// custom_cpu
module custom_cpu(
	input         clk,
	input         rst,
	output [31:0] PC,
	output        Inst_Req_Valid,
	input         Inst_Req_Ready,
	input  [31:0] Instruction,
	input         Inst_Valid,
	output        Inst_Ready,
	output [31:0] Address,
	output        MemWrite,
	output [31:0] Write_data,
	output [ 3:0] Write_strb,
	output        MemRead,
	input         Mem_Req_Ready,
	input  [31:0] Read_data,
	input         Read_data_Valid,
	output        Read_data_Ready,
	output [31:0] cpu_perf_cnt_0,
	output [31:0] cpu_perf_cnt_1,
	output [31:0] cpu_perf_cnt_2
);
	wire [31:0] opnumber_1, opnumber_2;
	wire [ 2:0] ALUop;
	wire overflow,carryout,zero;
	wire [31:0] result_1;
	wire [31:0] shift_data;
	wire [ 4:0] shift_amount;
	wire [ 1:0] shiftop;
	wire [31:0] result_2;
	wire [ 4:0] RF_raddr1;
	wire [ 4:0] RF_raddr2;
	wire [31:0] RF_rdata1, RF_rdata2;
	wire	    RF_wen;
	wire [ 4:0] RF_waddr;
	wire [31:0]	RF_wdata;
	alu alu_u0(opnumber_1,opnumber_2,ALUop,overflow,carryout,zero,result_1); 
  ...
clock: 10.6 ns
lec_check: 0
cap_margin: 20
core_margin: 2
core_utilization: 69
slew_margin: 20
run.sh (not shown) runs the stock make flow with config.mk's settings and CLKGATE_MAP_FILE=.
The first run ended with an error in global routing (ODB-0269).
Change:
--- a/flow/config.mk
+++ b/flow/config.mk
@@ -9,3 +9,3 @@
 export CORE_MARGIN = 2
-export CORE_UTILIZATION = 69
+export CORE_UTILIZATION = 58
 export SLEW_MARGIN = 20
==> flow/constraint.sdc (replaced) <==
create_clock -name core_clock -period 5.98 [get_ports {clk}]
set_input_delay 1.1960 -clock core_clock [delete_from_list [all_inputs] [get_ports {clk}]]
set_output_delay 1.1960 -clock core_clock [all_outputs]
set_load 0.01 [all_outputs]
What happened:
- The changed run reached the layout checks and failed them: setup timing
- synthesized cell count is unchanged
- synthesized area is unchanged
- die size goes up by 19%
Change:
--- a/flow/config.mk
+++ b/flow/config.mk
@@ -9,3 +9,4 @@
 export CORE_MARGIN = 2
-export CORE_UTILIZATION = 58
+export CORE_UTILIZATION = 67
+export CTS_CLUSTER_SIZE = 25
 export SLEW_MARGIN = 20
==> flow/constraint.sdc (replaced) <==
create_clock -name core_clock -period 8.47 [get_ports {clk}]
set_input_delay 1.6940 -clock core_clock [delete_from_list [all_inputs] [get_ports {clk}]]
set_output_delay 1.6940 -clock core_clock [all_outputs]
set_load 0.01 [all_outputs]
This time the run failed in global routing, error ODB-0269.
Synthesized cell count is unchanged.
Die area fell by roughly a tenth.
Synthesized area is unchanged.
Change:
--- a/flow/config.mk
+++ b/flow/config.mk
@@ -9,4 +9,3 @@
 export CORE_MARGIN = 2
-export CORE_UTILIZATION = 67
-export CTS_CLUSTER_SIZE = 25
+export CORE_UTILIZATION = 58
 export SLEW_MARGIN = 20
==> flow/constraint.sdc (replaced) <==
create_clock -name core_clock -period 5.91 [get_ports {clk}]
set_input_delay 1.1820 -clock core_clock [delete_from_list [all_inputs] [get_ports {clk}]]
set_output_delay 1.1820 -clock core_clock [all_outputs]
set_load 0.01 [all_outputs]
Outcome:
- The new run completed and failed the layout checks on setup timing
- area after synthesis is unchanged
- synthesized cell count stays the same
- die area went up by 15%


## v10
Starting RTL as in the previous note.
clock: 5.91 ns
lec_check: 0
cap_margin: 20
core_margin: 2
core_utilization: 57
hold_slack_margin: 0.26
place_density_lb_addon: 0.02
setup_slack_margin: 1.53
slew_margin: 20
The final report for v10 shows a completed flow and a layout that fails verification, specifically setup timing.
Here is what was changed in the inputs of v32 compared with v10.
Settings: CORE_UTILIZATION: 57 -> 70; PLACE_DENSITY_LB_ADDON: 0.02 -> unset; HOLD_SLACK_MARGIN: 0.26 -> unset; SETUP_SLACK_MARGIN: 1.53 -> unset; the clock period (ns, I/O delays scaled along): 5.91 -> 5.02.
--- outcome ---
As the logs show, v32 stopped at global routing after a tool error, so it never reached the end of the flow. From v10 to v32 the numbers moved as follows: buffers inserted during post-CTS setup optimization climbed 21; cell area reported after detailed placement dropped about 0.9%; global placement routability congestion climbed about 2.5%; effective utilization at floorplan climbed 13 points; count of flip-flops with a built-in enable after synthesis barely changed. When v32 is measured against v10, its instance count after placement with tap cells included turns out 372 lower. Total die size, v32 vs v10: down by more than 10%. Min half-perimeter wire length after detailed placement across v32 and v10: v10. Of v32 and v10, v32 shows the lower number of placement rows, with v10 above it. Maximum number of buffers from clock root to sink of v10 is on par with v32. Compare v32 and v10 | placeable core region lower: v32.
Setup changes, v32 to v11
Settings: CORE_UTILIZATION: 70 -> 72; PLACE_DENSITY: unset -> 0.39; SETUP_SLACK_MARGIN: unset -> -0.88; CORE_ASPECT_RATIO: unset -> 0.5; CTS_CLUSTER_DIAMETER: unset -> 364; CTS_CLUSTER_SIZE: unset -> 99; TNS_END_PERCENT: unset -> 10; the clock period (ns, I/O delays scaled along): 5.02 -> 8.98.
- Stage in which a tool error killed v11: clock tree synthesis.
- v11 vs. v32: placer's final routability congestion estimate has decreased; area after synthesis level; overall die width moved up.
- Measured against each other, v11 and v32 differ in vertical die dimension, the lower figure coming from v11.
- Delta (v11 minus v32): cell area after placement went down about 6%; sum of net half-perimeters after detailed placement went down 5.7%; number of cells in the design after placement went down 682; area fraction in full adders, half adders and majority gates held.
- In v11 relative to v32, chip area had gone down by a few percent.
## Diff of input files: v9 against v11
Settings: clearing CORE_ASPECT_RATIO, which used to be 0.5; putting PLACE_DENSITY_LB_ADDON at 0.26 where nothing was set; clearing CTS_CLUSTER_DIAMETER, which used to be 364; swapping 99 for 15 in CTS_CLUSTER_SIZE; clearing PLACE_DENSITY, which used to be 0.39; clearing SETUP_SLACK_MARGIN, which used to be -0.88; clearing TNS_END_PERCENT, which used to be 10; swapping 8.98 for 5.02 in the clock period (ns, I/O delays scaled along).
[summary]
- v11 -> v9: fraction of the mapped netlist area in simple logic gates delta 0, exact match
- On area inside the core boundary, v11 and v9 are neck and neck.
- Any difference in total die area between v9 and v11 is small enough to ignore.
- The run showing the greater placed cell area is v9.
- FAIL v9 @ global routing: tool exited with error
- Compared with v11, die width in v9 decreased by more than a quarter.
